### flow/design.v
module mux4_1 #(parameter BIT_WIDTH = 32)
(
  input      [1:0]           sel,
  input      [BIT_WIDTH-1:0] in0,
  input      [BIT_WIDTH-1:0] in1,
  input      [BIT_WIDTH-1:0] in2,
  input      [BIT_WIDTH-1:0] in3,
  output reg [BIT_WIDTH-1:0] out 
);
always @(*) begin
  case (sel)
    2'b00: out = in0;
    2'b01: out = in1;
    2'b10: out = in2;
    2'b11: out = in3;
    default : out = 0;
  endcase
end
endmodule
module ALU(
  input  [31:0] a             ,   
  input  [31:0] b             ,   
  input  [3:0]  ALUSel        ,  
  output reg [31:0] alu_result,   
  output zero_flag             
  );
  parameter ALUadd  =  4'b0000;
  parameter ALUsub  =  4'b0001;
  parameter ALUsll  =  4'b0010;
  parameter ALUslt  =  4'b0011;
  parameter ALUsltu =  4'b0100;
  parameter ALUxor  =  4'b0101;
  parameter ALUsrl  =  4'b0110;
  parameter ALUsra  =  4'b0111;
  parameter ALUor   =  4'b1000;
  parameter ALUand  =  4'b1001;
  parameter ALUnop  =  4'b1111;
  assign zero_flag = (alu_result == 32'd0) ? 1'b1: 1'b0;
  always @(*)
    begin 
    case(ALUSel)
      ALUadd : alu_result = a + b;  
      ALUsub : alu_result = a - b;  
      ALUsll : alu_result = a << b[4:0];
      ALUslt : alu_result = $signed(a) < $signed(b);
      ALUsltu: alu_result = a < b;
      ALUxor : alu_result = a ^ b;
      ALUsrl : alu_result = a >> b[4:0];
      ALUsra : alu_result = ({32{a[31]}} << {6'd32 - {1'b0, a[4:0]}}) |
                (a >> b[4:0]);
      ALUor  : alu_result = a | b;
      ALUand : alu_result = a & b;
      ALUnop : alu_result = 0;
      default:alu_result = 0;  
    endcase
  end
endmodule
module Branch_Comparator
(
  input        BrUn    ,
  input  [31:0]ex_DataA,
  input  [31:0]ex_DataB,
  output  reg  BrEq    ,
  output  reg  BrLt     
);
always @(*) begin
  if (BrUn) begin
      BrEq = (ex_DataA == ex_DataB) ? 1'b1 : 1'b0;
      BrLt = (ex_DataA < ex_DataB) ? 1'b1 : 1'b0;
  end
  else begin
      BrEq = ($signed(ex_DataA) == $signed(ex_DataB)) ? 1'b1 : 1'b0;
      BrLt = ($signed(ex_DataA) <  $signed(ex_DataB)) ? 1'b1 : 1'b0;
  end
end
endmodule
module Imm_Gen (
  input     [31:0] inst       ,
  input     [2:0]  ImmSel     ,
  output reg[31:0] imm         
);
  always @(*) begin : proc_imm
    case (ImmSel)
      3'b000: imm = {{20{inst[31]}},inst[31:20]};
      3'b001: imm = {{20{inst[31]}},inst[31:25], inst[11:7]};
      3'b010: imm = {{20{inst[31]}}, inst[7], inst[30:25], inst[11:8], 1'b0};
      3'b011: imm = {{12{inst[31]}}, inst[19:12], inst[20], inst[30:21], 1'b0};
      3'b100: imm = {inst[31:12],12'b0};
      default : imm = 32'b0;
    endcase
  end
endmodule
module Control_Unit(
    input            clk    ,
    input            rst_n  ,
    input            BrEq   ,
    input            BrLT   ,
    input      [6:0] opcode ,
    input      [6:0] funct7 ,
    input      [2:0] funct3 ,
    output reg [2:0] ImmSel ,
    output reg [1:0] PCSel  ,
    output reg       BrUn   ,
    output reg       ASel   ,
    output reg       BSel   ,
    output reg       MemRW  ,
    output reg       RegWEn ,
    output reg [1:0] WBSel  ,
    output reg [3:0] ALUSel  
);
parameter ImmSelI = 3'b000;
parameter ImmSelS = 3'b001;
parameter ImmSelB = 3'b010;
parameter ImmSelJ = 3'b011;
parameter ImmSelU = 3'b100;
parameter ImmSelR = 3'b111;
parameter ALUadd  =  4'b0000;
parameter ALUsub  =  4'b0001;
parameter ALUsll  =  4'b0010;
parameter ALUslt  =  4'b0011;
parameter ALUsltu =  4'b0100;
parameter ALUxor  =  4'b0101;
parameter ALUsrl  =  4'b0110;
parameter ALUsra  =  4'b0111;
parameter ALUor   =  4'b1000;
parameter ALUand  =  4'b1001;
parameter ALUnop  =  4'b1111;
parameter NoP     = 7'b0000000;
parameter R       = 7'b0110011;
parameter addi    = 7'b0010011;
parameter lw      = 7'b0000011;
parameter sw      = 7'b0100011;
parameter SB      = 7'b1100011;
parameter jalr    = 7'b1100111;
parameter jal     = 7'b1101111;
parameter auipc   = 7'b0010111;
always @(*)
begin
    ImmSel      = ImmSelR;
    PCSel       = 0;
    BrUn        = 0;
    ASel        = 0;
    BSel        = 0;
    MemRW       = 0;
    RegWEn      = 0;
    WBSel       = 2'b00;
    ALUSel      = ALUnop;
    case(opcode)
    R:
        case(funct3)
        3'b000:
            case(funct7)
            7'b0000000:  
                begin
                    PCSel       = 0;  
                    ImmSel      = ImmSelR;
                    ASel        = 0;  
                    BSel        = 0;  
                    ALUSel      = ALUadd;
                    MemRW       = 0;  
                    RegWEn      = 1;
                    WBSel       = 2'b01;  
                end
            7'b0100000:  
                begin
                    PCSel       = 0;  
                    ImmSel      = ImmSelR;
                    ASel        = 0;  
                    BSel        = 0;  
                    ALUSel      = ALUsub;
                    MemRW       = 0;  
                    RegWEn      = 1;
                    WBSel       = 2'b01;  
                end
            endcase
        3'b001:  
            begin
                PCSel           = 0;  
                ImmSel          = ImmSelR;
                ASel            = 0;  
                BSel            = 0;  
                ALUSel          = ALUsll;
                MemRW           = 0; 
                RegWEn          = 1;
                WBSel           = 2'b01;  
            end
        3'b010:  
            begin
                PCSel           = 0;  
                ImmSel          = ImmSelR;
                ASel            = 0;  
                BSel            = 0;  
                ALUSel          = ALUslt;
                MemRW           = 0;  
                RegWEn          = 1;
                WBSel           = 2'b01;  
            end
        3'b011:  
            begin
                PCSel           = 0;  
                ImmSel          = ImmSelR;
                ASel            = 0;  
                BSel            = 0;  
                ALUSel          = ALUsltu;
                MemRW           = 0;  
                RegWEn          = 1;
                WBSel           = 2'b01;  
            end
        3'b100:  
            begin
                PCSel           = 0;  
                ImmSel          = ImmSelR;
                ASel            = 0;  
                BSel            = 0;  
                ALUSel          = ALUxor;
                MemRW           = 0;  
                RegWEn          = 1;
                WBSel           = 2'b01;  
            end
        3'b101:
            case(funct7)
            7'b0000000:  
                begin
                    PCSel       = 0;  
                    ImmSel      = ImmSelR;
                    ASel        = 0;  
                    BSel        = 0;  
                    ALUSel      = ALUsrl;
                    MemRW       = 0;  
                    RegWEn      = 1;
                    WBSel       = 2'b01;  
                end
            7'b0100000:  
                begin
                    PCSel       = 0;  
                    ImmSel      = ImmSelR;
                    ASel        = 0;  
                    BSel        = 0;  
                    ALUSel      = ALUsra;
                    MemRW       = 0;  
                    RegWEn      = 1;
                    WBSel       = 2'b01;  
                end
            endcase
        3'b110:  
            begin
                PCSel           = 0;  
                ImmSel          = ImmSelR;
                ASel            = 0;  
                BSel            = 0;  
                ALUSel          = ALUor;
                MemRW           = 0;  
                RegWEn          = 1;
                WBSel           = 2'b01;  
            end
        3'b111:  
            begin
                PCSel           = 0;  
                ImmSel          = ImmSelR;
                ASel            = 0;  
                BSel            = 0;  
                ALUSel          = ALUand;
                MemRW           = 0;  
                RegWEn          = 1;
                WBSel           = 2'b01;  
            end
        endcase
    addi:
        begin
            PCSel               = 0;  
            ImmSel              = ImmSelI;  
            ASel                = 0;  
            BSel                = 1;  
            ALUSel              = ALUadd;
            MemRW               = 0;  
            RegWEn              = 1;
            WBSel               = 2'b01;  
        end
    lw:
        begin
            PCSel               = 0;  
            ImmSel              = ImmSelI;  
            BrUn                = 1'b0;
            ASel                = 0;  
            BSel                = 1;  
            ALUSel              = ALUadd;
            MemRW               = 0;  
            RegWEn              = 1;
            WBSel               = 2'b00;  
            end
    sw:
        begin
            PCSel               = 0;  
            ImmSel              = ImmSelS;  
            BrUn                = 1'b0;
            ASel                = 0;  
            BSel                = 1;  
            ALUSel              = ALUadd;
            MemRW               = 1;  
            RegWEn              = 0;
            WBSel               = 2'b00;
            end
    SB:
        case(funct3)
        3'b000:  
            begin
                PCSel           = (BrEq) ? 1 : 0;  
                ImmSel          = ImmSelB;  
                ASel            = 1;  
                BSel            = 1;  
                ALUSel          = ALUadd;
                MemRW           = 0;  
                RegWEn          = 0;
                WBSel           = 2'b00;
            end
        3'b001:  
            begin
                PCSel           = (BrLT) ? 0 : 1;  
                ImmSel          = ImmSelB;  
                ASel            = 1;  
                BSel            = 1;  
                ALUSel          = ALUadd;
                MemRW           = 0;  
                RegWEn          = 0;
                WBSel           = 2'b00;
            end
        3'b100:  
            begin
                PCSel           = (BrLT) ? 1 : 0;  
                ImmSel          = ImmSelB;  
                BrUn            = 0;
                ASel            = 1;  
                BSel            = 1;  
                ALUSel          = ALUadd;
                MemRW           = 0; 
                RegWEn          = 0;
                WBSel           = 2'b00;
            end
        3'b101:  
            begin
                PCSel           = (BrLT) ? 1 : 0;  
                ImmSel          = ImmSelB;  
                BrUn            = 1;
                ASel            = 1;  
                BSel            = 1;  
                ALUSel          = ALUadd;
                MemRW           = 0;  
                RegWEn          = 0;
                WBSel           = 2'b00;
            end
        endcase
    jalr:
        begin
            PCSel               = 2;  
            ImmSel              = ImmSelI;  
            ASel                = 0;  
            BSel                = 1;  
            ALUSel              = ALUadd;
            MemRW               = 0;  
            RegWEn              = 1;
            WBSel               = 2'b10;  
        end
    jal:
        begin
            PCSel               = 2;  
            ImmSel              = ImmSelJ;  
            ASel                = 1;  
            BSel                = 1;  
            ALUSel              = ALUadd;
            MemRW               = 0;  
            RegWEn              = 1;
            WBSel               = 2'b10;  
        end
    auipc:
        begin
            PCSel               = 0;  
            ImmSel              = ImmSelU;  
            BrUn                = 1'b0;
            ASel                = 1;  
            BSel                = 1;  
            ALUSel              = ALUadd;
            MemRW               = 0;  
            RegWEn              = 1;
            WBSel               = 2'b01;  
        end
    default: ALUSel             = ALUnop;
    endcase
end
endmodule
module Forwarding_Unit(
      input  wire [4:0]  ex_rs1     ,
      input  wire [4:0]  ex_rs2     ,
      input  wire [4:0]  mem_rd     ,
      input  wire [4:0]  wb_rd      ,
      input              mem_RegWEn ,
      input              wb_RegWEn  ,
      input              mem_MemRW  ,
      output reg  [1:0]  ForwardASel,
      output reg  [1:0]  ForwardBSel 
  );
always @(*)
  begin
    if ((mem_RegWEn == 1)&&(mem_MemRW == 1)&&(mem_rd!=5'b00000)&&(mem_rd==ex_rs1))
      begin
        ForwardASel = 2'b10;
      end
    else
      begin
        ForwardASel = 2'b00;
      end
    if ((mem_RegWEn == 1)&&(mem_MemRW == 1)&&(mem_rd!= 5'b00000)&&(mem_rd==ex_rs2))
      begin
        ForwardBSel = 2'b10;
      end
    else
      begin
        ForwardBSel = 2'b00;
      end
    if ((wb_RegWEn == 1)&&(mem_MemRW == 0)&&(wb_rd!= 5'b00000)&&(wb_rd==ex_rs1))
      begin
        ForwardASel = 2'b01;
      end
    else
      begin
        ForwardASel = 2'b00;
      end
    if ((wb_RegWEn == 1)&&(mem_MemRW == 0)&&(wb_rd!= 5'b00000)&&(wb_rd==ex_rs2))
      begin
        ForwardBSel = 2'b01;
      end
    else
      begin
        ForwardBSel = 2'b00;
      end
  end
endmodule
module Hazard_Detection_Unit(
      input              clk            ,
      input              rst_n          ,
      input  wire[4:0]   id_rs1         ,
      input  wire[4:0]   id_rs2         ,
      input  wire[4:0]   ex_rd          ,
      input      [6:0]   opcode         ,
      input              ex_MemRW       ,
      output reg         PCWrite        ,
      output             Reg_IF_ID_Data  
);
parameter NoP     = 7'b0000000;
parameter R       = 7'b0110011;
parameter addi    = 7'b0010011;
parameter lw      = 7'b0000011;
parameter sw      = 7'b0100011;
parameter SB      = 7'b1100011;
parameter jalr    = 7'b1100111;
parameter jal     = 7'b1101111;
parameter auipc   = 7'b0010111;
  reg [1:0] cnt0    ;
  reg [1:0] cnt1    ;
  wire      cnt_en0 ;
  reg       cnt_en1 ;
  wire      PCWrite0;
  wire      PCWrite1;
  assign cnt_en0 = ((opcode == SB) || (opcode == jalr)) ? 1 : 0;
  assign PCWrite0= ((cnt0 == 1) || (cnt0 == 2)) ? 0 : 1;
  assign PCWrite1= (cnt1 == 1) ? 0 : 1;
  assign Reg_IF_ID_Data = ((cnt0 == 1) || (cnt0 == 2)) ? 0 : 1;
  always @(posedge clk or negedge rst_n) begin
    if(~rst_n) begin
      cnt0 <= 0;
    end else begin
      if (cnt_en0) begin
        if (cnt0 < 2) begin
          cnt0 <= cnt0 +1;
        end else cnt0 <= 0;
      end 
      else cnt0 <= 0;
    end
  end
  always @(posedge clk or negedge rst_n) begin
    if(~rst_n) begin
      cnt1 <= 0;
    end else begin
      if (cnt_en1) begin
        if (cnt1 < 1) begin
          cnt1 <= cnt1 +1;
        end else cnt1 <= 0;
      end 
      else cnt1 <= 0;
    end
  end
  always @(*) begin
    if((ex_MemRW == 0) && (ex_rd == id_rs1) && (ex_rd != 0)) begin
      cnt_en1          = 1;
    end
    else begin
      cnt_en1          = 0;
    end
    if((ex_MemRW == 0) && (ex_rd == id_rs2) && (ex_rd != 0)) begin
      cnt_en1          = 1;
    end
    else begin
      cnt_en1          = 0;
    end
  end
  always @(*) begin : proc_PCWrite
    if ((opcode == SB) || (opcode == jalr)) begin
      PCWrite = PCWrite0;
    end 
    else PCWrite = PCWrite1;
  end
endmodule
module Register_Array (
    input  wire               clk    ,
    input  wire               rst_n  ,
    input  wire               RegWEn ,
    input  wire [4:0]         AddrD  ,
    input  wire [31:0]        DataD  ,
    input  wire [4:0]         AddrA  ,
    output reg  [31:0]        DataA  ,
    input  wire [4:0]         AddrB  ,
    output reg  [31:0]        DataB   
);
    reg[31:0]  regs[0:31];
    always @ (posedge clk) begin
        if (!rst_n) begin
            regs[0]  <=0;
            regs [1] <=0;
            regs [2] <=0;
            regs [3] <=0;
            regs [4] <=0;
            regs [5] <=0;
            regs [6] <=0;
            regs [7] <=0;
            regs [8] <=0;
            regs [9] <=0;
            regs [10]<=0;
            regs [11]<=0;
            regs [12]<=0;
            regs [13]<=0;
            regs [14]<=0;
            regs [15]<=0;
            regs [16]<=0;
            regs [17]<=0;
            regs [18]<=0;
            regs [19]<=0;
            regs [20]<=0;
            regs [21]<=0;
            regs [22]<=0;
            regs [23]<=0;
            regs [24]<=0;
            regs [25]<=0;
            regs [26]<=0;
            regs [27]<=0;
            regs [28]<=0;
            regs [29]<=0;
            regs [30]<=0;
            regs [31]<=0;
        end
        else begin
            if (RegWEn && AddrD != 0) begin
                regs[AddrD] <= DataD;
            end
        end
    end
    always @ (*) begin
        if (!rst_n || AddrA == 0) begin
            DataA <= 0;
        end else if (!RegWEn && AddrA == AddrD) begin
            DataA <= DataD;
        end else begin
            DataA <= regs[AddrA];
        end
    end
    always @ (*) begin
        if (!rst_n || AddrB == 0) begin
            DataB <= 0;
        end else if (!RegWEn && AddrB == AddrD) begin
            DataB <= DataD;
        end else begin
            DataB <= regs[AddrB];
        end
    end
endmodule
module Reg_IF_ID (
  input  wire        clk    ,
  input  wire        rst_n  ,
  input  wire [31:0] if_pc  ,
  input  wire [31:0] if_inst,
  output reg  [31:0] id_pc  ,
  output reg  [31:0] id_inst 
);
  always @ (posedge clk or negedge rst_n) begin
    if (!rst_n) begin
      id_pc   <= 0;
      id_inst <= 0;
    end else begin
      id_pc   <= if_pc;
      id_inst <= if_inst;
    end
  end
endmodule  
module Reg_ID_EX (
  input  wire        clk        ,
  input  wire        rst_n      ,
  input  wire [31:0] id_inst    ,
  input  wire [31:0] id_pc      ,
  input  wire [31:0] id_DataA   ,
  input  wire [31:0] id_DataB   ,
  input  wire [4:0]  id_rd      ,
  input  wire [4:0]  id_rs1     ,
  input  wire [4:0]  id_rs2     ,
  input       [2:0]  id_ImmSel  ,
  input       [1:0]  id_PCSel   ,
  input              id_BrUn    ,
  input              id_ASel    ,
  input              id_BSel    ,
  input              id_MemRW   ,
  input              id_RegWEn  ,
  input       [1:0]  id_WBSel   ,
  input       [3:0]  id_ALUSel  ,
  input       [31:0] id_imm     ,
  output reg  [31:0] ex_inst    ,
  output reg  [31:0] ex_DataA   ,
  output reg  [31:0] ex_DataB   ,
  output reg  [31:0] ex_pc      ,
  output reg  [4:0]  ex_rd      ,
  output reg  [4:0]  ex_rs1     ,
  output reg  [4:0]  ex_rs2     ,
  output reg  [2:0]  ex_ImmSel  ,
  output reg  [31:0] ex_imm     ,
  output reg  [1:0]  ex_PCSel   ,
  output reg         ex_BrUn    ,
  output reg         ex_ASel    ,
  output reg         ex_BSel    ,
  output reg         ex_MemRW   ,
  output reg         ex_RegWEn  ,
  output reg  [1:0]  ex_WBSel   ,
  output reg  [3:0]  ex_ALUSel   
);
  always @ (posedge clk) begin
    if (!rst_n) begin
      ex_imm   <= 0;
      ex_inst  <= 0;
      ex_pc    <= 0;
      ex_DataA <= 0;
      ex_DataB <= 0;
      ex_PCSel <= 0;
      ex_BrUn  <= 0;
      ex_ASel  <= 0;
      ex_BSel  <= 0;
      ex_MemRW <= 0;
      ex_RegWEn<= 0;
      ex_rd    <= 0;
      ex_rs1   <= 0;
      ex_rs2   <= 0;
      ex_ALUSel<= 0;
      ex_ImmSel<= 0;
      ex_WBSel <= 0;
    end else if (1) begin
      ex_imm   <= id_imm   ;
      ex_inst  <= id_inst  ;
      ex_pc    <= id_pc    ;
      ex_DataA <= id_DataA ;
      ex_DataB <= id_DataB ;
      ex_PCSel <= id_PCSel ;
      ex_BrUn  <= id_BrUn  ;
      ex_ASel  <= id_ASel  ;
      ex_BSel  <= id_BSel  ;
      ex_MemRW <= id_MemRW ;
      ex_RegWEn<= id_RegWEn;
      ex_rd    <= id_rd    ;
      ex_rs1   <= id_rs1   ;
      ex_rs2   <= id_rs2   ;
      ex_ALUSel<= id_ALUSel;
      ex_ImmSel<= id_ImmSel;
      ex_WBSel <= id_WBSel ;
    end
  end
endmodule  
module Reg_EX_MEM (
  input  wire        clk        ,
  input  wire        rst_n      ,
  input  wire        ex_MemRW   ,
  input  wire        ex_RegWEn  ,
  input  wire [4:0]  ex_rd      ,
  input  wire [31:0] ex_pc      ,
  input  wire [31:0] ex_imm     ,
  input  wire [31:0] ex_DataB   ,
  input  wire [31:0] ex_ALU_out ,
  input  wire [1:0]  ex_WBSel   ,
  input  wire [4:0]  ex_rs2     ,
  output reg         mem_RegWEn ,
  output reg         mem_MemRW  ,
  output reg  [1:0]  mem_WBSel  ,
  output reg  [31:0] mem_imm    ,
  output reg  [4:0]  mem_rd     ,
  output reg  [4:0]  mem_rs2    ,
  output reg  [31:0] mem_ALU_out,
  output reg  [31:0] mem_DataB  ,
  output reg  [31:0] mem_pc      
);
  always @ (posedge clk) begin
    if (!rst_n) begin
      mem_RegWEn   <= 0;
      mem_pc       <= 0;
      mem_ALU_out  <= 0;
      mem_DataB    <= 0;
      mem_imm      <= 0;
      mem_MemRW    <= 0;
      mem_rd       <= 0;
      mem_WBSel    <= 0;
      mem_rs2      <= 0;
    end else if (1) begin
      mem_RegWEn   <= ex_RegWEn ;
      mem_pc       <= ex_pc     ;
      mem_ALU_out  <= ex_ALU_out;
      mem_DataB    <= ex_DataB  ;
      mem_imm      <= ex_imm    ;
      mem_MemRW    <= ex_MemRW  ;
      mem_rd       <= ex_rd     ;
      mem_WBSel    <= ex_WBSel  ;
      mem_rs2      <= ex_rs2    ;
    end
  end
endmodule  
module Reg_MEM_WB (
  input  wire        clk        ,
  input  wire        rst_n      ,
  input  wire        mem_RegWEn ,
  input  wire [4:0]  mem_rd     ,
  input  wire [31:0] mem_pc     ,
  input  wire [31:0] mem_imm    ,
  input  wire [31:0] mem_DataB  ,
  input  wire [31:0] mem_ALU_out,
  input  wire [31:0] mem_WBData ,
  output reg         wb_RegWEn  ,
  output reg  [31:0] wb_WBData  ,
  output reg  [4:0]  wb_rd      , 
  output reg  [31:0] wb_ALU_out , 
  output reg  [31:0] wb_DataB   , 
  output reg  [31:0] wb_pc      ,
  output reg  [31:0] wb_imm     
);
  always @ (posedge clk) begin
    if (!rst_n) begin
      wb_WBData   <= 0;
      wb_RegWEn   <= 0;
      wb_pc       <= 0;
      wb_ALU_out  <= 0;
      wb_DataB    <= 0;
      wb_imm      <= 0;
      wb_rd       <= 0;
    end
    else begin
      wb_WBData   <= mem_WBData ;
      wb_RegWEn   <= mem_RegWEn ;
      wb_pc       <= mem_pc     ;
      wb_ALU_out  <= mem_ALU_out;
      wb_DataB    <= mem_DataB  ;
      wb_imm      <= mem_imm    ;
      wb_rd       <= mem_rd     ;
    end
  end
endmodule  
module Reg_PC(
  input         clk             ,
  input         rst_n           ,
  input  [31:0] ALU_out         ,
  input  [31:0] jump_pc         ,
  input         PCWrite         , 
  input  [1:0]  PCSel           , 
  output [31:0] pc_next           
  );
  reg [31:0] pc_curr;
  wire[31:0] pc_plus_1;
  assign pc_plus_1 = pc_curr + 32'h0001;
  assign pc_next = PCWrite ? pc_curr : 0; 
  always @(posedge clk or negedge rst_n) begin : proc_pc
    if(~rst_n) begin
      pc_curr <= 0;
    end else begin
      if (PCWrite == 0) begin
        pc_curr <=  pc_curr;
      end
      else begin
        if (PCSel == 1) begin
          pc_curr <= ALU_out;
        end
        else begin
          if (PCSel == 0) begin
            pc_curr <= pc_plus_1;
          end
          else pc_curr <= jump_pc;
        end
      end
    end
  end
endmodule
module State_IF (
  input        clk         ,   
  input        rst_n       ,   
  input [31:0] ex_ALU_out  ,
  input        PCWrite     ,
  input [31:0] jump_pc     ,
  input [1:0]  PCSel       ,
  input [31:0] imem_rdata  ,
  output[31:0] instruction ,
  output[31:0] pc           
);
  wire [31:0] pc_next;
  assign pc = pc_next;
  Reg_PC Reg_PC_i
  (
  .clk         (clk        ),
  .rst_n       (rst_n      ),
  .ALU_out     (ex_ALU_out ),
  .jump_pc     (jump_pc    ),
  .PCWrite     (PCWrite    ),
  .PCSel       (PCSel      ),
  .pc_next     (pc_next    ) 
  );
  assign instruction = imem_rdata;
endmodule
module Execute_Unit(
  input        clk        ,
  input        rst_n      ,
  input        id_BrUn    ,
  input        id_ASel    ,
  input        id_BSel    ,
  input [31:0] ex_pc      ,
  input [31:0] mem_ALU_out,
  input [1:0]  ForwardASel, 
  input [1:0]  ForwardBSel, 
  input [31:0] ex_DataA   ,
  input [31:0] ex_DataB   ,
  input [31:0] imm        ,
  input [31:0] wb_WBData  ,
  input [3:0]  ex_ALUSel      ,
  output[31:0] ex_ALU_out     ,
  output       ex_BrEq        ,
  output       ex_BrLT        ,
  output[31:0] ex_ForwardDataB 
);
  wire [31:0] ALU_DataA   ;
  wire [31:0] ALU_DataB   ;
  wire [31:0] ForwardDataA;
  wire [31:0] ForwardDataB;
  wire zero_flag;
  assign ex_ForwardDataB = ForwardDataB;
  assign ALU_DataA = id_ASel ? ex_pc : ForwardDataA;
  assign ALU_DataB = id_BSel ? imm   : ForwardDataB;
  mux4_1 ForwardA_mux
  (
  .sel(ForwardASel ),
  .in0(ex_DataA    ),
  .in1(wb_WBData   ),
  .in2(mem_ALU_out ),
  .in3(32'd0       ),
  .out(ForwardDataA) 
  );
  mux4_1 ForwardB_mux
  (
  .sel(ForwardBSel ),
  .in0(ex_DataB    ),
  .in1(wb_WBData   ),
  .in2(mem_ALU_out ),
  .in3(32'd0       ),
  .out(ForwardDataB) 
  );
  Branch_Comparator Branch_Comparator_i
  (
  .BrUn       (id_BrUn    ),
  .ex_DataA   (ex_DataA   ),
  .ex_DataB   (ex_DataB   ),
  .BrEq       (ex_BrEq    ),
  .BrLt       (ex_BrLT    ) 
  );
  ALU ALU_Unit
  (
  .a          (ALU_DataA   ),
  .b          (ALU_DataB   ),
  .ALUSel     (ex_ALUSel   ),
  .alu_result (ex_ALU_out  ),
  .zero_flag  (zero_flag   ) 
  );
endmodule
module Risc_32_bit
(
  input         clk       ,
  input         rst_n     ,
  output [31:0] imem_addr ,
  input  [31:0] imem_rdata,
  output [31:0] dmem_addr ,
  output [31:0] dmem_wdata,
  output        dmem_we   ,
  input  [31:0] dmem_rdata
);
  parameter ImmSelI = 3'b000;
  parameter ImmSelS = 3'b001;
  parameter ImmSelB = 3'b010;
  parameter ImmSelJ = 3'b011;
  parameter ImmSelU = 3'b100;
  parameter ImmSelR = 3'b111;
  wire [31:0] if_inst;
  wire [31:0] if_pc  ;
  wire [31:0] id_pc    ;
  wire [6:0]  id_opcode;
  wire [31:0] id_inst  ;
  wire [4:0]  id_rd    ;
  wire [4:0]  id_rs1   ;
  wire [4:0]  id_rs2   ;
  wire [2:0]  id_funct3;
  wire [6:0]  id_funct7;
  wire [2:0]  id_ImmSel;
  wire [31:0] id_imm   ;
  wire [1:0]  id_PCSel ;
  wire        id_BrUn  ;
  wire        id_ASel  ;
  wire        id_BSel  ;
  wire        id_MemRW ;
  wire        id_RegWEn;
  wire [1:0]  id_WBSel ;
  wire [3:0]  id_ALUSel;
  wire [31:0] id_DataA ;
  wire [31:0] id_DataB ;
  wire [31:0] id_jump_pc;
  wire [31:0] ex_imm         ;
  wire        ex_we          ;
  wire [31:0] ex_DataA       ;
  wire [31:0] ex_DataB       ;
  wire [31:0] ex_pc          ;
  wire [4:0]  ex_rd          ;
  wire [4:0]  ex_rs1         ;
  wire [4:0]  ex_rs2         ;
  wire [2:0]  ex_ImmSel      ;
  wire        ex_BrEq        ;
  wire        ex_BrLT        ;
  wire [1:0]  ex_PCSel       ;
  wire        ex_BrUn        ;
  wire        ex_ASel        ;
  wire        ex_BSel        ;
  wire        ex_MemRW       ;
  wire        ex_RegWEn      ;
  wire [1:0]  ex_WBSel       ;
  wire [3:0]  ex_ALUSel      ;
  wire [31:0] ex_inst        ;
  wire [31:0] ex_ALU_out     ;
  wire [31:0] ex_ForwardDataB;
  wire        mem_RegWEn ;
  wire        mem_MemRW  ;
  wire [4:0]  mem_rd     ;
  wire [31:0] mem_imm    ;
  wire [31:0] mem_ALU_out;
  wire [31:0] mem_DataB  ;
  wire [31:0] mem_pc     ;
  wire [31:0] mem_WBData ;
  wire [1:0]  mem_WBSel  ;
  wire [4:0]  mem_rs2    ;
  wire        wb_RegWEn  ;
  wire [4:0]  wb_rd      ;
  wire [31:0] wb_ALU_out ;
  wire [31:0] wb_DataB   ;
  wire [31:0] wb_pc      ;
  wire [31:0] wb_WBData  ;
  wire [31:0] wb_imm     ;
  wire        PCWrite    ;
  wire        Reg_IF_ID_Data  ;
  wire [1:0]  ForwardASel;
  wire [1:0]  ForwardBSel;
  State_IF State_IF_if
  (
  .clk        (clk         ),
  .rst_n      (rst_n       ),
  .ex_ALU_out (ex_ALU_out  ),
  .PCWrite    (PCWrite     ),
  .jump_pc    (id_jump_pc  ),
  .PCSel      (id_PCSel    ),
  .imem_rdata (imem_rdata  ),
  .instruction(if_inst     ),
  .pc         (if_pc       ) 
  );
  assign imem_addr = if_pc;
  Reg_IF_ID Reg_IF_ID_i
  (
  .clk    (clk    ),
  .rst_n  (rst_n  ),
  .if_pc  (if_pc  ),
  .if_inst(if_inst),
  .id_pc  (id_pc  ),
  .id_inst(id_inst) 
  );
  assign id_opcode = id_inst[6:0];
  assign id_rd     = ((id_ImmSel != ImmSelS) || (id_ImmSel != ImmSelB)) ? id_inst[11:7] : 0;
  assign id_rs1    = ((id_ImmSel != ImmSelJ) || (id_ImmSel != ImmSelU)) ? id_inst[19:15]: 0;
  assign id_rs2    = ((id_ImmSel == ImmSelR) || (id_ImmSel == ImmSelB) || (id_ImmSel== ImmSelS)) ? id_inst[24:20] : 0; 
  assign id_funct3 = id_inst[14:12];
  assign id_funct7 = id_inst[31:25];
  assign id_jump_pc= (id_ImmSel == ImmSelB) ? (id_pc + id_imm) : 0;
  Control_Unit Control_Unit_i
  (
   .clk        (clk        ),
   .rst_n      (rst_n      ),
   .funct7     (id_funct7  ),
   .funct3     (id_funct3  ),
   .BrEq       (ex_BrEq    ),
   .BrLT       (ex_BrLT    ),
   .ImmSel     (id_ImmSel  ),
   .opcode     (id_opcode  ),
   .PCSel      (id_PCSel   ),
   .BrUn       (id_BrUn    ),
   .ASel       (id_ASel    ),
   .BSel       (id_BSel    ),
   .RegWEn     (id_RegWEn  ),
   .MemRW      (id_MemRW   ),
   .WBSel      (id_WBSel   ),
   .ALUSel     (id_ALUSel  ) 
  );
  Register_Array Register_Array_i
  (
  .clk          (clk       ),
  .rst_n        (rst_n     ),
  .RegWEn       (wb_RegWEn ),
  .AddrD        (wb_rd     ),
  .DataD        (wb_WBData ),
  .AddrA        (id_rs1    ),
  .AddrB        (id_rs2    ),
  .DataA        (id_DataA  ),
  .DataB        (id_DataB  ) 
  );
  Imm_Gen ImmGen_i
  (
  .inst       (id_inst    ),
  .ImmSel     (id_ImmSel  ),
  .imm        (id_imm     ) 
  );
  Reg_ID_EX Reg_ID_EX
  (
  .clk      (clk      ),
  .rst_n    (rst_n    ),
  .id_inst  (id_inst  ),
  .id_pc    (id_pc    ),
  .id_DataA (id_DataA ),
  .id_DataB (id_DataB ),
  .id_rd    (id_rd    ),
  .id_rs1   (id_rs1   ),
  .id_rs2   (id_rs2   ),
  .id_imm   (id_imm   ),
  .id_ImmSel(id_ImmSel),
  .id_PCSel (id_PCSel ),
  .id_BrUn  (id_BrUn  ),
  .id_ASel  (id_ASel  ),
  .id_BSel  (id_BSel  ),
  .id_MemRW (id_MemRW ),
  .id_RegWEn(id_RegWEn),
  .id_WBSel (id_WBSel ),
  .id_ALUSel(id_ALUSel),
  .ex_inst  (ex_inst  ),
  .ex_DataA (ex_DataA ),
  .ex_DataB (ex_DataB ),
  .ex_pc    (ex_pc    ),
  .ex_rd    (ex_rd    ),
  .ex_rs1   (ex_rs1   ),
  .ex_rs2   (ex_rs2   ),
  .ex_imm   (ex_imm   ),
  .ex_ImmSel(ex_ImmSel),
  .ex_PCSel (ex_PCSel ),
  .ex_BrUn  (ex_BrUn  ),
  .ex_ASel  (ex_ASel  ),
  .ex_BSel  (ex_BSel  ),
  .ex_MemRW (ex_MemRW ),
  .ex_RegWEn(ex_RegWEn),
  .ex_WBSel (ex_WBSel ),
  .ex_ALUSel(ex_ALUSel) 
  );
  Execute_Unit Execute_Unit_i
  (
  .clk            (clk            ),
  .rst_n          (rst_n          ),
  .id_BrUn        (ex_BrUn        ),
  .id_ASel        (ex_ASel        ),
  .id_BSel        (ex_BSel        ),
  .ex_pc          (ex_pc          ),
  .mem_ALU_out    (mem_ALU_out    ),
  .ForwardASel    (ForwardASel    ),
  .ForwardBSel    (ForwardBSel    ),
  .ex_DataA       (ex_DataA       ),
  .ex_DataB       (ex_DataB       ),
  .imm            (ex_imm         ),
  .wb_WBData      (wb_WBData      ),
  .ex_ALUSel      (ex_ALUSel      ),
  .ex_ALU_out     (ex_ALU_out     ),
  .ex_ForwardDataB(ex_ForwardDataB),
  .ex_BrEq        (ex_BrEq        ),
  .ex_BrLT        (ex_BrLT        ) 
  );
  Reg_EX_MEM Reg_EX_MEM
  (
  .clk        (clk        ),
  .rst_n      (rst_n      ),
  .ex_RegWEn  (ex_RegWEn  ),
  .ex_imm     (ex_imm     ),
  .ex_MemRW   (ex_MemRW   ),
  .ex_rd      (ex_rd      ),
  .ex_rs2     (ex_rs2     ),
  .ex_pc      (ex_pc      ),
  .ex_DataB   (ex_DataB   ),
  .ex_ALU_out (ex_ALU_out ),
  .ex_WBSel   (ex_WBSel   ),
  .mem_imm    (mem_imm    ),
  .mem_RegWEn (mem_RegWEn ),
  .mem_MemRW  (mem_MemRW  ),
  .mem_rd     (mem_rd     ),
  .mem_rs2    (mem_rs2    ),
  .mem_ALU_out(mem_ALU_out),
  .mem_DataB  (mem_DataB  ),
  .mem_pc     (mem_pc     ),
  .mem_WBSel  (mem_WBSel  ) 
  );
  wire [31:0] DataB_out;
  assign dmem_addr  = mem_ALU_out;
  assign dmem_wdata = ex_ForwardDataB;
  assign dmem_we    = mem_MemRW;
  assign DataB_out  = (mem_MemRW == 0) ? dmem_rdata : 32'd0;
  Reg_MEM_WB Reg_MEM_WB_i
  (
  .clk        (clk        ),
  .rst_n      (rst_n      ),
  .mem_RegWEn (mem_RegWEn ),
  .mem_rd     (mem_rd     ),
  .mem_pc     (mem_pc     ),
  .mem_imm    (mem_imm    ),
  .mem_WBData (mem_WBData ),
  .mem_DataB  (DataB_out  ),  
  .mem_ALU_out(mem_ALU_out),
  .wb_imm     (wb_imm     ),
  .wb_RegWEn  (wb_RegWEn  ),
  .wb_rd      (wb_rd      ),
  .wb_ALU_out (wb_ALU_out ),
  .wb_DataB   (wb_DataB   ),
  .wb_WBData  (wb_WBData  ),
  .wb_pc      (wb_pc      ) 
  );
  wire [31:0] mem_pc_plus_1 = mem_pc + 32'h0001;
  mux4_1 WBMux_i
  (
  .sel(mem_WBSel    ),
  .in0(DataB_out    ),
  .in1(mem_ALU_out  ),
  .in2(mem_pc_plus_1),
  .in3(32'd0        ),
  .out(mem_WBData    ) 
  );
  Hazard_Detection_Unit Hazard_Detection_Unit_i
  (
  .clk            (clk           ),
  .rst_n          (rst_n         ),
  .opcode         (id_opcode     ),
  .id_rs1         (id_rs1        ),
  .id_rs2         (id_rs2        ),
  .ex_rd          (ex_rd         ),
  .ex_MemRW       (ex_MemRW      ),
  .PCWrite        (PCWrite       ),
  .Reg_IF_ID_Data (Reg_IF_ID_Data) 
  );
  Forwarding_Unit Forwarding_Unit_i
  (
  .ex_rs1     (ex_rs1     ),
  .ex_rs2     (ex_rs2     ),
  .mem_rd     (mem_rd     ),
  .wb_rd      (wb_rd      ),
  .mem_RegWEn (mem_RegWEn ),
  .wb_RegWEn  (wb_RegWEn  ),
  .mem_MemRW  (mem_MemRW  ),
  .ForwardASel(ForwardASel),
  .ForwardBSel(ForwardBSel) 
  );
endmodule
### flow/config.mk
export PLATFORM = sky130hd
export DESIGN_NAME = Risc_32_bit
export DESIGN_NICKNAME = Risc_32_bit
export VERILOG_FILES = /design/flow/design.v
export SDC_FILE = /design/flow/constraint.sdc
export NUM_CORES = 4
export LEC_CHECK = 0
export CAP_MARGIN = 25
export CORE_MARGIN = 2
export CORE_UTILIZATION = 40
export CTS_CLUSTER_DIAMETER = 377
export GPL_ROUTABILITY_DRIVEN = 1
export HOLD_SLACK_MARGIN = 0.25
export SLEW_MARGIN = 20
### flow/constraint.sdc
create_clock -name core_clock -period 8.5 [get_ports {clk}]
set_input_delay 1.7000 -clock core_clock [delete_from_list [all_inputs] [get_ports {clk}]]
set_output_delay 1.7000 -clock core_clock [all_outputs]
set_load 0.01 [all_outputs]
### flow/run.sh
#!/bin/bash
# the make line also repeats each setting of config.mk as NAME=value (left out here)
make -C /OpenROAD-flow-scripts/flow DESIGN_CONFIG=/design/flow/config.mk WORK_HOME=/design/flow/orfs CLKGATE_MAP_FILE= finish
==> impl_metrics.tcl, run 1 <==
# flow metrics
set metrics [dict create \
    status "finished clean" \
    hold_buffers 0 \
    final-instance-count-excl-fill 9756 \
    drt_wl_total_mm 333 \
    syn_to_final_growth_pct 13.0 \
    whs_path_depth 1 \
    hold_violations 0 \
    p_leak_nw 33.0 \
    post-dp-hpwl_mm 215 \
    cts_root_buffer "clkbuf_16" \
    ys_sh_aoi_pct 11.4 \
    maxCapViolCount 0 \
    regArea_um2 38700 \
    grt_max_degree 114 \
    min_period_ns 7.50 \
    ant_nets 0 \
    slowest_stage "or3_1" \
    grt_pass1_vias 60800 \
    power.share.clock_pct 38.8 \
    synth_seq_share_pct 49.2 \
    worstPathArrival_ns 8.18 \
    cts_buffers 159 \
    vias 62800 \
    r2r_cells 18 \
    area_leaders "edfxtp_1 39%, mux4_2 9.3%, and2_1 8.8%, dfxtp_1 6.9%, dfrtp_1 3.2%" \
    power.density_nw_per_um2 199 \
    ys_cells 7082 \
    worst_pin_slew_ns 1.25 \
    fmax_ghz 0.133 \
    common_cells "1105 x and2_1, 1024 x edfxtp_1, 605 x nand2_1, 572 x clkbuf_1, 355 x nor2_1" \
    fin_nets 7193 \
    top_area_cell "edfxtp_1" \
    placed_cell_area_um2 83600 \
    crit_path_max_fanout 21 \
    intPower_mw 12.4 \
    critPathKind "reg2reg" \
    top_logic_kind "simple AND/OR/NAND/NOR gates" \
    pg_comb_mw 2.96 \
    portBuffers 162 \
    grt_use_total_pct 32.6 \
    holdWs_ns 0.438 \
    whs_endpoint "Reg_EX_MEM.mem_WBSel[1]$_SDFF_PN0_" \
    power-top-group "sequential cells" \
    drv_slew 0 \
    htree_levels 4 \
    clk-power_mw 6.86 \
    pg_seq_mw 7.86 \
    ys_sh_mux_pct 14.5 \
    synthDistinctLibCells 98 \
    timing.rr.start "Reg_MEM_WB_i.wb_rd[3]$_SDFF_PN0_" \
    antenna_found_initial 24 \
    post_synth_and_or_nand_nor_area_fraction_pct 17.8 \
    cp_common_cell "o32ai_1" \
    yosys.area.top_type_share_pct 39.1 \
    p_sw_share_pct 29.7 \
    switching_power_mw 5.25 \
    grt_pass1_wl_mm 463 \
    cts_buffer_depth 3 \
    endpoint_kind "flip-flop" \
    synth-main-ff-cell "edfxtp_1" \
    drc 0 \
    synth_chip_area_um2 78600 \
    setup_violations 0 \
    worst-path-stages 18 \
    xor_share_pct 0.713 \
    cts_post_setup_buffers_inserted 0 \
    min_path_type "reg2reg" \
    drtIter0Drc 9302 \
    hp-start "Reg_ID_EX.ex_WBSel[1]$_SDFF_PN0_" \
    cts_tree "done" \
    gp_congestion 1.02 \
    peakVddDrop_uv 232 \
    chipArea_um2 200000 \
    fp_util_pct 40.3 \
    crit_buf_inv 2 \
    drt-wirelength-per-cell_um 34.1 \
    numPlacedInstances 9450 \
    io_pins 163 \
    timing.rr.end "State_IF_if.Reg_PC_i.pc_curr[20]$_DFFE_PN0N_" \
    warning_count 96 \
    path_delay_family "AND-OR/OR-AND gates" \
    final-comb-area_um2 37400 \
    n_fill_cell 17900 \
    clock_latency_ns 0.85 \
    first_pass_iters 8 \
    ys_async_sr_fraction_pct 7.17 \
    r2r_slack_ns 1.00 \
    overflow 0 \
    critPathLaunchType "flip-flop" \
    max_stage_delay_ns 0.84 \
    synth.most_common_cell "and2_1" \
    vias_per_cell 6.44 \
    slew_headroom_pct 15.9 \
    die_h_um 447 \
    die_w_um 447 \
    yosysWarnings 13 \
    netlist_area_um2 78600 \
    edf_count 1024 \
    avgSynthCellArea_um2 11.1 \
    cts_sinks 1395 \
    worstPathRequired_ns 9.18 \
    crit_chain "or3_1, o311a_1, buf_4, nand2_2, a211oi_2, inv_1, fa_1, o21bai_1, a21oi_1, o31ai_1, a41o_1, a31oi_1, o21ba_2, a221oi_1, o32ai_1, nor4_1, o32ai_1, a22o_1" \
    finalSetupTns_ns 0 \
    pwr-share-seq_pct 44.4 \
    period_used_pct 88.2 \
    skew_ns 0.0880 \
    path_clk_slew_ns 0.06 \
    core-area_um2 195000 \
    rsz0062_at_grt "no" \
    cts_resized 0 \
    crit_end "State_IF_if.Reg_PC_i.pc_curr[20]$_DFFE_PN0N_" \
    startpoint "Reg_MEM_WB_i.wb_rd[3]$_SDFF_PN0_" \
    rows 162 \
    synthCells 7082 \
    synthAdderAreaFrac_pct 2.20 \
    power_frac_comb_pct 16.8 \
    finalInstanceArea_um2 88800 \
    ys.flops 1395 \
]
## metal layers
layer | up-vias | GRT usage, % | routed length (µm)
li1 | 26100 | - | -
met5 | - | 0 | 166
met1 | 31600 | 41.5 | 124000
met3 | 1017 | 7.19 | 34800
met4 | 18 | 21.1 | 24900
met2 | 4094 | 50.1 | 149000
## cell type report
class / instances / area share, %
clock inverters: 76 / 0.809
well taps: 2624 / 3.70
multi-input cells: 4866 / 42.1
clock buffers: 218 / 4.96
flip-flops and latches: 1395 / 43.6
diodes: 9 / 0.0254
repair buffers: 387 / 3.96
inverters: 181 / 0.780
## stage by stage
step | total power, mW | utilization (%) | setup slack, ns
floorplan | 9.51 | - | 2.60
global placement | 10.8 | 42.8 | 1.39
detailed placement | 10.8 | 42.9 | 1.25
CTS | 17.6 | 45.5 | 1.18
global route | 18.1 | 45.5 | 0.756
finish | 17.7 | 45.5 | 1.00
==> inputs of run 2 (changes only) <==
Settings changed: ABC_AREA from default to 0, CAP_MARGIN 25 to 10, CELL_PAD_IN_SITES_DETAIL_PLACEMENT from default to 2, CORE_ASPECT_RATIO from default to 0.74, CORE_MARGIN 2 to 7, CORE_UTILIZATION 40 to 19, CTS_CLUSTER_DIAMETER 377 to 55, CTS_CLUSTER_SIZE from default to 61, GPL_ROUTABILITY_DRIVEN 1 to 0, HOLD_SLACK_MARGIN 0.25 to default, MAX_ROUTING_LAYER from default to met4, MIN_ROUTING_LAYER from default to met1, PLACE_DENSITY_LB_ADDON from default to 0.17, SETUP_SLACK_MARGIN from default to 1.17, TNS_END_PERCENT from default to 60.
Clock period 8.5 ns to 12.5 ns, I/O delays scaled along.
==> run 2 against run 1 <==
Still clean on timing, DRC and antenna. Critical path depth fell by 1. Area after synthesis did not move. Utilization fell by 23 points. Cell count rose by 29%. Die area rose by 120%. Setup slack improved by 3.1 ns. Sequential power fell by 32%. Fmax fell by 11%. First-iteration DRC count fell by 12%. Wire length rose by 26%.
==> impl_metrics.tcl, run 2 <==
# flow metrics
set metrics [dict create \
    xor_share_pct 0.713 \
    r2r_cells 17 \
    yosysWarnings 13 \
    endpoint_kind "flip-flop" \
    common_cells "1105 x and2_1, 1024 x edfxtp_1, 605 x nand2_1, 572 x clkbuf_1, 355 x nor2_1" \
    switching_power_mw 3.89 \
    cts_resized 0 \
    timing.rr.end "State_IF_if.Reg_PC_i.pc_curr[29]$_DFFE_PN0N_" \
    period_used_pct 67.4 \
    post-dp-hpwl_mm 281 \
    path_clk_slew_ns 0.09 \
    intPower_mw 8.27 \
    power.density_nw_per_um2 132 \
    peakVddDrop_uv 101 \
    startpoint "Reg_MEM_WB_i.wb_rd[3]$_SDFF_PN0_" \
    clk-power_mw 4.67 \
    drt-wirelength-per-cell_um 33.3 \
    top_logic_kind "simple AND/OR/NAND/NOR gates" \
    drc 0 \
    max_stage_delay_ns 1.00 \
    fin_ws_ns 4.07 \
    power_frac_comb_pct 17.9 \
    crit_end "State_IF_if.Reg_PC_i.pc_curr[29]$_DFFE_PN0N_" \
    critPathKind "reg2reg" \
    fin_nets 7180 \
    timing.rr.start "Reg_MEM_WB_i.wb_rd[3]$_SDFF_PN0_" \
    synth_chip_area_um2 78600 \
    antenna_found_initial 70 \
    post_synth_and_or_nand_nor_area_fraction_pct 17.8 \
    p_sw_share_pct 32.0 \
    htree_levels 4 \
    ys_sh_mux_pct 14.5 \
    worst-path-stages 17 \
    yosys.area.top_type_share_pct 39.1 \
    r2r_slack_ns 4.07 \
    min_path_type "reg2reg" \
    whs_endpoint "Reg_ID_EX.ex_pc[11]$_SDFF_PN0_" \
    vias 64600 \
    io_pins 163 \
    netlist_area_um2 78600 \
    crit_buf_inv 1 \
    power.share.clock_pct 38.4 \
    portBuffers 162 \
    fmax_ghz 0.119 \
    worst_pin_slew_ns 1.36 \
    slew_headroom_pct 9.23 \
    die_w_um 762 \
    syn_to_final_growth_pct 17.2 \
    synth_seq_share_pct 49.2 \
    cts_buffer_depth 4 \
    cts_buffers 141 \
    grt_use_total_pct 19.1 \
    dp_slack_ns 4.30 \
    worstPathRequired_ns 13.20 \
    synth-main-ff-cell "edfxtp_1" \
    synth.most_common_cell "and2_1" \
    area_leaders "edfxtp_1 39%, mux4_2 9.3%, and2_1 8.8%, dfxtp_1 6.9%, dfrtp_1 3.2%" \
    maxCapViolCount 0 \
    top_area_cell "edfxtp_1" \
    whs_path_depth 1 \
    worstPathArrival_ns 9.12 \
    drt_wl_total_mm 421 \
    path_delay_family "simple AND/OR/NAND/NOR gates" \
    rsz0062_at_grt "no" \
    total_power_mw 12.2 \
    synthDistinctLibCells 98 \
    grt_pass1_vias 65400 \
    chipArea_um2 432000 \
    hp-start "Reg_IF_ID_i.id_pc[11]$_DFF_PN0_" \
    crit_path_max_fanout 21 \
    hold_buffers 0 \
    grt_max_degree 101 \
    ant_nets 0 \
    n_fill_cell 45300 \
    drv_slew 0 \
    die_h_um 567 \
    avgSynthCellArea_um2 11.1 \
    cts_post_setup_buffers_inserted 0 \
    drtIter0Drc 8168 \
    rows 202 \
    power-top-group "sequential cells" \
    cts_sinks 1395 \
    p_leak_nw 32.8 \
    synthCells 7082 \
    vias_per_cell 5.12 \
    ys_cells 7082 \
    status "finished clean" \
    slowest_stage "a221oi_1" \
    synthAdderAreaFrac_pct 2.20 \
    warning_count 96 \
    edf_count 1024 \
    min_period_ns 8.43 \
    grt_pass1_wl_mm 573 \
    finalSetupTns_ns 0 \
    pwr-share-seq_pct 43.7 \
    skew_ns 0.0685 \
    overflow 0 \
    cts_tree "done" \
    ys_async_sr_fraction_pct 7.17 \
    first_pass_iters 6 \
    crit_chain "or3_1, o311a_1, buf_4, nand2_2, a221oi_1, ha_1, or4_1, nor4_1, nand2_1, o31a_1, o211ai_1, a311oi_1, o31a_1, o31ai_1, mux2i_1, or4_1, a21o_1" \
    ys_sh_aoi_pct 11.4 \
    hold_violations 0 \
    cts_root_buffer "clkbuf_16" \
    critPathLaunchType "flip-flop" \
    setup_violations 0 \
    fp_util_pct 19.1 \
    pg_comb_mw 2.17 \
    core-area_um2 410000 \
    pg_seq_mw 5.31 \
    clock_latency_ns 0.87 \
    ys.flops 1395 \
]
-- run 2: cell type report --
cell class | count | area (µm²) | area share [%]
flip-flops and latches | 1395 | 38700 | 42.0
multi-input cells | 4866 | 37500 | 40.8
well taps | 5508 | 6890 | 7.48
clock buffers | 160 | 3760 | 4.08
repair buffers | 392 | 3420 | 3.71
clock inverters | 86 | 992 | 1.08
inverters | 181 | 689 | 0.749
diodes | 36 | 90.1 | 0.0978
-- run 2: metal layers --
metal	part of all wire [%]	vias up	track usage (%)
li1	-	26100	-
met1	49	35100	29.1
met2	40	2972	26.0
met3	8.0	453	3.27
met4	2.4	0	4.12
met5	0	-	-
-- run 2: stage by stage --
stage | cell area [µm²] | hold slack, ns | cells | util (%)
2_1_floorplan | 78700 | 0.405 | 7113 | -
3_3_place_gp | 87200 | 0.430 | 12300 | 21.2
3_5_place_dp | 87200 | 0.426 | 12300 | 21.3
4_1_cts | 92000 | 0.427 | 12600 | 22.4
5_1_grt | 92000 | 0.435 | 12600 | 22.4
6_report | 92100 | 0.425 | 12600 | 22.4
==> inputs of run 3 (changes only) <==
Settings changed: ABC_AREA 0 to default, CAP_MARGIN 10 to 20, CELL_PAD_IN_SITES_DETAIL_PLACEMENT 2 to default, CORE_ASPECT_RATIO 0.74 to default, CORE_MARGIN 7 to 2, CORE_UTILIZATION 19 to 66, CTS_CLUSTER_DIAMETER 55 to 52, CTS_CLUSTER_SIZE 61 to 39, GPL_ROUTABILITY_DRIVEN 0 to default, MAX_ROUTING_LAYER met4 to default, MIN_ROUTING_LAYER met1 to default, PLACE_DENSITY_LB_ADDON 0.17 to default, SETUP_SLACK_MARGIN 1.17 to 1.11, TNS_END_PERCENT 60 to 5.
Clock period 12.5 ns to 4.36 ns, I/O delays scaled along.
==> run 3 against run 2 <==
The run now fails in global routing (5_1_grt). Area after synthesis unchanged. Synthesized cell count unchanged. Die area down 72%.
==> impl_metrics.tcl, run 3 <==
# metrics dict for downstream scripts
set metrics [dict create \
    status "aborted with a tool error" \
    stop_stage "global routing (5_1_grt)" \
    die_h_um 349 \
    core-area_um2 118000 \
    top_logic_kind "simple AND/OR/NAND/NOR gates" \
    cts_root_buffer "clkbuf_16" \
    netlist_area_um2 78600 \
    io_pins 163 \
    ys_async_sr_fraction_pct 7.17 \
    yosysWarnings 13 \
    synthCells 7082 \
    cts_sinks 1395 \
    cts_buffers 112 \
    fp_util_pct 66.5 \
    avgSynthCellArea_um2 11.1 \
    portBuffers 162 \
    yosys.area.top_type_share_pct 39.1 \
    ys.flops 1395 \
    synth-main-ff-cell "edfxtp_1" \
    htree_levels 3 \
    gp_congestion 1.11 \
    ys_sh_aoi_pct 11.4 \
    xor_share_pct 0.713 \
    ys_cells 7082 \
    ys_sh_mux_pct 14.5 \
    post_synth_and_or_nand_nor_area_fraction_pct 17.8 \
    edf_count 1024 \
    numPlacedInstances 9052 \
    synth_chip_area_um2 78600 \
    die_w_um 349 \
    synthAdderAreaFrac_pct 2.20 \
    cts_buffer_depth 3 \
    rows 126 \
    chipArea_um2 122000 \
    common_cells "1105 x and2_1, 1024 x edfxtp_1, 605 x nand2_1, 572 x clkbuf_1, 355 x nor2_1" \
    synth.most_common_cell "and2_1" \
    top_area_cell "edfxtp_1" \
    synthDistinctLibCells 98 \
    area_leaders "edfxtp_1 39%, mux4_2 9.3%, and2_1 8.8%, dfxtp_1 6.9%, dfrtp_1 3.2%" \
    synth_seq_share_pct 49.2 \
    dp_slack_ns -1.32 \
    post-dp-hpwl_mm 229 \
]
==> run 3: metrics by stage <==
| step | hold slack, ns | util (%) | instance area [µm²] |
|---|---|---|---|
| 2_1_floorplan | 0.405 | - | 78900 |
| 3_3_place_gp | 0.420 | 74.5 | 88000 |
| 3_5_place_dp | 0.429 | 74.5 | 88000 |
| 4_1_cts | 0.235 | 80.1 | 94600 |
==> run 3: what timing repair did <==
item / in CTS
endpoints found under the hold margin: 2
pin swaps: 178
resized: 630
gates cloned: 1
setup buffers: 16
hold buffers: 1
setup endpoints to repair: 161
==> inputs of run 4 (changes only) <==
Settings changed: CORE_UTILIZATION 66 to 70, CTS_CLUSTER_DIAMETER 52 to default, CTS_CLUSTER_SIZE 39 to 14, SETUP_SLACK_MARGIN 1.11 to default, TNS_END_PERCENT 5 to default.
Clock period 4.36 ns to 5.28 ns, I/O delays scaled along.
==> run 4 against run 3 <==
The run again fails in global routing (5_1_grt). Area after synthesis stayed put. Die area is 5.6% lower. Synthesized cell count stayed put.
==> impl_metrics.tcl, run 4 <==
# metrics dict for downstream scripts
set metrics [dict create \
    die_w_um 339 \
    ys_sh_aoi_pct 11.4 \
    ys_cells 7082 \
    yosysWarnings 13 \
    top_logic_kind "simple AND/OR/NAND/NOR gates" \
    stop_stage "global routing (5_1_grt)" \
    netlist_area_um2 78600 \
    area_leaders "edfxtp_1 39%, mux4_2 9.3%, and2_1 8.8%, dfxtp_1 6.9%, dfrtp_1 3.2%" \
    fp_util_pct 70.8 \
    post-dp-hpwl_mm 220 \
    die_h_um 339 \
    io_pins 163 \
    yosys.area.top_type_share_pct 39.1 \
    core-area_um2 111000 \
    common_cells "1105 x and2_1, 1024 x edfxtp_1, 605 x nand2_1, 572 x clkbuf_1, 355 x nor2_1" \
    gp_congestion 1.10 \
    top_area_cell "edfxtp_1" \
    avgSynthCellArea_um2 11.1 \
    portBuffers 162 \
    chipArea_um2 115000 \
    synth_chip_area_um2 78600 \
    cts_buffer_depth 3 \
    rows 122 \
    synth_seq_share_pct 49.2 \
    status "aborted with a tool error" \
    ys.flops 1395 \
    post_synth_and_or_nand_nor_area_fraction_pct 17.8 \
    synthDistinctLibCells 98 \
    htree_levels 4 \
    hold_buffers 0 \
    edf_count 1024 \
    synth-main-ff-cell "edfxtp_1" \
    ys_sh_mux_pct 14.5 \
    synthAdderAreaFrac_pct 2.20 \
    cts_root_buffer "clkbuf_16" \
    synth.most_common_cell "and2_1" \
    cts_sinks 1395 \
    ys_async_sr_fraction_pct 7.17 \
    cts_buffers 141 \
    xor_share_pct 0.713 \
    synthCells 7082 \
]
-- run 4: per-stage QoR --
| step | area, µm² | setup slack [ns] | std cells | hold slack [ns] | util (%) |
|---|---|---|---|---|---|
| CTS | 89800 | -0.124 | 8908 | 0.152 | 80.9 |
| detailed placement | 84700 | -0.258 | 8633 | 0.423 | 76.3 |
| floorplan | 78900 | -0.0165 | 7113 | 0.405 | - |
| global placement | 84700 | -0.223 | 8633 | 0.413 | 76.3 |
-- run 4: timing repair --
action	4_1_cts
gates cloned	1
setup buffers	12
endpoints found under the setup margin	30
gates resized	53
pin swaps	18
==> inputs of run 5 (changes only) <==
Settings changed: ABC_AREA from default to 0, CORE_ASPECT_RATIO from default to 0.66, CORE_MARGIN 2 to 4, CORE_UTILIZATION 70 to 25, CTS_CLUSTER_DIAMETER from default to 291, CTS_CLUSTER_SIZE 14 to default, GPL_ROUTABILITY_DRIVEN from default to 1, MAX_ROUTING_LAYER from default to met4, MIN_ROUTING_LAYER from default to met2, PLACE_DENSITY_LB_ADDON from default to 0.06, SLEW_MARGIN 20 to 25, TNS_END_PERCENT from default to 55.
Clock period 5.28 ns to 5.11 ns, I/O delays scaled along.
==> run 5 against run 4 <==
Now fails the layout checks on setup timing. Area after synthesis unchanged. Synthesized cell count unchanged. Die area increased to 2.8 times the previous value.
==> impl_metrics.tcl, run 5 <==
# flow metrics
set metrics [dict create \
    numPlacedInstances 11700 \
    synthAdderAreaFrac_pct 2.20 \
    period_used_pct 114 \
    path_clk_slew_ns 0.06 \
    synth.most_common_cell "and2_1" \
    switching_power_mw 11.8 \
    chipArea_um2 324000 \
    grt_use_total_pct 51.2 \
    intPower_mw 22.4 \
    hold_violations 0 \
    timing.rr.end "State_IF_if.Reg_PC_i.pc_curr[28]$_DFFE_PN0N_" \
    synthDistinctLibCells 98 \
    worst_pin_slew_ns 1.27 \
    min_period_ns 5.85 \
    xor_share_pct 0.713 \
    power.density_nw_per_um2 336 \
    slowest_stage "nor4_4" \
    startpoint "Reg_MEM_WB_i.wb_rd[4]$_SDFF_PN0_" \
    vias 94800 \
    grt_pass1_wl_mm 725 \
    antenna_found_initial 7 \
    synth-main-ff-cell "edfxtp_1" \
    pwr-share-seq_pct 38.3 \
    endpoint_kind "flip-flop" \
    synth_chip_area_um2 78600 \
    rsz0062_at_grt "yes" \
    p_sw_share_pct 34.5 \
    fin_ws_ns -0.738 \
    ys_sh_aoi_pct 11.4 \
    final-instance-count-excl-fill 12400 \
    r2r_slack_ns -0.74 \
    ys_sh_mux_pct 14.5 \
    cp_common_cell "buf_4" \
    regArea_um2 38700 \
    portBuffers 162 \
    crit_chain "or3_4, buf_4, o311a_4, buf_4, buf_4, buf_8, nand4_1, o311a_4, clkinvlp_4, buf_12, nand2_1, buf_12, buf_12, o21ai_0, o22ai_4, buf_6, nor3_1, nor4_4, buf_4, o211ai_1, a21bo_2" \
    rows 166 \
    holdWs_ns 0.435 \
    critPathLaunchType "flip-flop" \
    so_faults "setup timing" \
    drc 0 \
    syn_to_final_growth_pct 29.6 \
    crit_buf_inv 10 \
    yosys.area.top_type_share_pct 39.1 \
    drt-wirelength-per-cell_um 42.0 \
    cts_tree "done" \
    clk-power_mw 12.9 \
    slew_headroom_pct 15.2 \
    post-dp-hpwl_mm 333 \
    p_leak_nw 38.2 \
    core-area_um2 311000 \
    fp_util_pct 25.2 \
    avgSynthCellArea_um2 11.1 \
    pg_comb_mw 8.26 \
    power_frac_comb_pct 24.1 \
    whs_endpoint "Reg_EX_MEM.mem_RegWEn$_SDFF_PN0_" \
    drt_wl_total_mm 523 \
    peakVddDrop_uv 242 \
    synthCells 7082 \
    grt_pass1_vias 104000 \
    post_synth_and_or_nand_nor_area_fraction_pct 17.8 \
    worstPathArrival_ns 6.68 \
    edf_count 1024 \
    ys.flops 1395 \
    pg_seq_mw 13.1 \
    setup_violations 45 \
    min_path_type "reg2reg" \
    common_cells "1105 x and2_1, 1024 x edfxtp_1, 605 x nand2_1, 572 x clkbuf_1, 355 x nor2_1" \
    grt_max_degree 118 \
    yosysWarnings 13 \
    timing.rr.start "Reg_MEM_WB_i.wb_rd[4]$_SDFF_PN0_" \
    whs_path_depth 1 \
    area_leaders "edfxtp_1 39%, mux4_2 9.3%, and2_1 8.8%, dfxtp_1 6.9%, dfrtp_1 3.2%" \
    drtIter0Drc 19200 \
    max_stage_delay_ns 0.96 \
    top_logic_kind "simple AND/OR/NAND/NOR gates" \
    io_pins 163 \
    cts_buffers 171 \
    crit_path_max_fanout 14 \
    cts_sinks 1395 \
    drv_slew 0 \
    clock_latency_ns 0.96 \
    die_h_um 463 \
    ant_nets 0 \
    power.share.clock_pct 37.6 \
    worst-path-stages 21 \
    ys_async_sr_fraction_pct 7.17 \
    hp-start "Reg_ID_EX.ex_RegWEn$_SDFF_PN0_" \
    critPathKind "reg2reg" \
    power-top-group "sequential cells" \
    netlist_area_um2 78600 \
    final-comb-area_um2 39500 \
    cts_root_buffer "clkbuf_16" \
    synth_seq_share_pct 49.2 \
    crit_end "State_IF_if.Reg_PC_i.pc_curr[28]$_DFFE_PN0N_" \
    fmax_ghz 0.171 \
    skew_ns 0.0677 \
    r2r_cells 21 \
    first_pass_iters 13 \
    top_area_cell "edfxtp_1" \
    htree_levels 4 \
    fin_nets 8039 \
    path_delay_family "simple AND/OR/NAND/NOR gates" \
    worstPathRequired_ns 5.94 \
    die_w_um 698 \
    n_fill_cell 31300 \
    cts_buffer_depth 4 \
    status "failed layout checks" \
    gp_congestion 1.11 \
    finalSetupTns_ns -12.71 \
    overflow 0 \
    maxCapViolCount 0 \
    vias_per_cell 7.62 \
    ys_cells 7082 \
    warning_count 109 \
]
## run 5: per-stage QoR
stage | worst slack [ns] | util [%] | power, mW | cell area, µm²
after floorplan | -0.186 | - | 15.9 | 78900
after global placement | -0.860 | 29.7 | 20.0 | 92500
after detailed placement | -0.914 | 29.7 | 19.9 | 92600
after CTS | -0.399 | 31.8 | 32.7 | 99100
after global routing | -0.673 | 32.5 | 34.9 | 101000
final | -0.738 | 32.7 | 34.3 | 102000
## run 5: layout make-up
type	instances	share of cell area, %
Antenna cell	353	0.867
Clock buffer	229	4.54
Clock inverter	74	0.694
Inverter	181	0.689
Multi-Input combinational cell	4868	38.8
Sequential cell	1395	38.0
Tap cell	4116	5.06
Timing Repair Buffer	1219	11.3
## run 5: what timing repair did
item                                    CTS  global route
endpoints found under the hold margin     0             3
hold buffers                              0             1
cloned                                    2             0
buffers inserted                         31            40
resized                                 167           252
pin swaps                                61            80
endpoints found under the setup margin   54            71
## run 5: metal layers
metal  track usage [%]  vias up  share of wire (%)
li1                  -    28000                  -
met1                 -    28600                  0
met2              50.6    34300                 41
met3              74.2     3873                 50
met4              14.5        0                8.8
met5                 -        -                  0
No activity file was given, so power comes from the tool's default toggle rates.
